## try-harbor
## SevenSegmentALU
module SevenSegmentALU(
    input clk, 
    input reset,
    input onesBtn, 
    input tensBtn, 
    input hundredsBtn, 
    input sign, 
    input enter, 
    output [6:0] seg,
    output [3:0] anode 
);
    parameter DEBOUNCE_CLKS = 1000;
    wire resetPulse;
    systemResetHandler #(.DEBOUNCE_CLKS(DEBOUNCE_CLKS)) resetHandlerInstance (
        .clk(clk),
        .reset(reset),
        .resetPulse(resetPulse)
    );
    wire onesBtnPulse;
    buttonSyncPulse #(.DEBOUNCE_CLKS(DEBOUNCE_CLKS)) onesBtnGen (
        .clk(clk),
        .resetPulse(resetPulse), 
        .button(onesBtn),
        .buttonPulse(onesBtnPulse)
    );
    wire tensBtnPulse;
    buttonSyncPulse #(.DEBOUNCE_CLKS(DEBOUNCE_CLKS)) tensBtnGen (
        .clk(clk),
        .resetPulse(resetPulse), 
        .button(tensBtn),
        .buttonPulse(tensBtnPulse)
    );
    wire hundredsBtnPulse;
    buttonSyncPulse #(.DEBOUNCE_CLKS(DEBOUNCE_CLKS)) hundredsBtnGen (
        .clk(clk),
        .resetPulse(resetPulse), 
        .button(hundredsBtn),
        .buttonPulse(hundredsBtnPulse)
    );
    wire signPulse;
    buttonSyncPulse #(.DEBOUNCE_CLKS(DEBOUNCE_CLKS)) signBtnGen (
        .clk(clk),
        .resetPulse(resetPulse), 
        .button(sign),
        .buttonPulse(signPulse)
    );
    wire enterPulse;
    buttonSyncPulse #(.DEBOUNCE_CLKS(DEBOUNCE_CLKS)) enterBtnGen (
        .clk(clk),
        .resetPulse(resetPulse), 
        .button(enter),
        .buttonPulse(enterPulse)
    );
    reg [3:0] bcdOnes;
    reg [3:0] bcdTens;
    reg [3:0] bcdHundreds;
    reg [3:0] bcdThousands;
    wire numberOn; 
    wire finished; 
    reg [15:0] firstNumber;
    reg [15:0] secondNumber;
    reg [15:0] sum;
    reg [16:0] carry;
    reg [2:0] state;
    localparam STATE_INPUT_1        = 3'd0;
    localparam STATE_WAIT_1         = 3'd1;
    localparam STATE_INPUT_2        = 3'd2;
    localparam STATE_WAIT_2         = 3'd3;
    localparam STATE_CALC           = 3'd4;
  ...
Size in the first run: roughly 1200 cells after synthesis, ~180 flip-flops, ~18 I/O pins, about 9200 um^2 of cells after synthesis.
make LEC_CHECK=0 ABC_AREA=1 CAP_MARGIN=10 CORE_MARGIN=2 CORE_UTILIZATION=72 CTS_CLUSTER_DIAMETER=211 CTS_CLUSTER_SIZE=100 SETUP_SLACK_MARGIN=0.57 SLEW_MARGIN=20 TNS_END_PERCENT=10 finish   # period 6.93 ns
run.sh (not shown) runs the stock make flow with config.mk's settings and CLKGATE_MAP_FILE=.
Inputs modified between try-harbor and try-indigo:
# try-harbor
export LEC_CHECK = 0
export ABC_AREA = 1
export CAP_MARGIN = 10
export CORE_MARGIN = 2
export CORE_UTILIZATION = 72
export CTS_CLUSTER_DIAMETER = 211
export CTS_CLUSTER_SIZE = 100
export SETUP_SLACK_MARGIN = 0.57
export SLEW_MARGIN = 20
export TNS_END_PERCENT = 10
create_clock -name core_clock -period 6.93 [get_ports {clk}]
# try-indigo
export LEC_CHECK = 0
export ABC_AREA = 1
export CAP_MARGIN = 20
export CORE_MARGIN = 2
export CORE_UTILIZATION = 60
export SLEW_MARGIN = 20
create_clock -name core_clock -period 11.3 [get_ports {clk}]
[summary]
For try-indigo and try-harbor, there was not a single run that failed to finish clean.
Worst-case clock skew is lower on try-indigo
On area growth from synthesis to final layout, try-indigo tracks try-harbor almost exactly.
The lower routed wire length came out of try-indigo.
try-indigo against try-harbor: total power -40%; power in sequential cells shows a reduction of 39%.
Going from try-harbor to try-indigo, overall die height grows by about 9%.
[compare] base=try-harbor new=try-indigo: count of inserted tapcells now larger, final design area excluding fillers essentially unchanged.
#### Input delta (try-zinc over try-indigo)
# try-indigo
export LEC_CHECK = 0
export ABC_AREA = 1
export CAP_MARGIN = 20
export CORE_MARGIN = 2
export CORE_UTILIZATION = 60
export SLEW_MARGIN = 20
create_clock -name core_clock -period 11.3 [get_ports {clk}]
# try-zinc
export LEC_CHECK = 0
export CAP_MARGIN = 20
export CORE_MARGIN = 2
export CORE_UTILIZATION = 40
export SLEW_MARGIN = 20
create_clock -name core_clock -period 10.0 [get_ports {clk}]
Results
Area after synthesis shrinks slightly when moving from try-indigo to try-zinc.
Compared to try-indigo, try-zinc has synthesized-area fraction occupied by ao, oa, aoi and oai cells 3.8 points lower.
try-zinc vs try-indigo: routed length on met3 up in try-zinc
Between try-indigo and try-zinc, wire length of the first global-routing pass decreased.
try-zinc against try-indigo: met2 track demand over resource went down; worst setup skew after layout has increased.
For try-quartz, these inputs were changed with respect to try-zinc:
# try-zinc
export LEC_CHECK = 0
export CAP_MARGIN = 20
export CORE_MARGIN = 2
export CORE_UTILIZATION = 40
export SLEW_MARGIN = 20
create_clock -name core_clock -period 10.0 [get_ports {clk}]
# try-quartz
export LEC_CHECK = 0
export ABC_AREA = 1
export CAP_MARGIN = 20
export CORE_ASPECT_RATIO = 0.5
export CORE_MARGIN = 2
export CORE_UTILIZATION = 15
export CTS_CLUSTER_DIAMETER = 373
export CTS_CLUSTER_SIZE = 99
export HOLD_SLACK_MARGIN = -0.1
export PLACE_DENSITY = 0.88
export SLEW_MARGIN = 30
export TNS_END_PERCENT = 35
create_clock -name core_clock -period 10.0 [get_ports {clk}]
Of the two values seen for highest-delay cell along the critical path, sky130_fd_sc_hd__fa_1 was produced by try-quartz and sky130_fd_sc_hd__ha_1 by try-zinc. Diff try-zinc -> try-quartz: number of register bits inferred by synthesis neither gained nor lost much, proportion of final cell area spent on non-clock buffers neither gained nor lost much, ratio of final minimum period to clock period lost 5.1 points.
Power figures rest on the tool's default switching activity, not on a simulated workload.
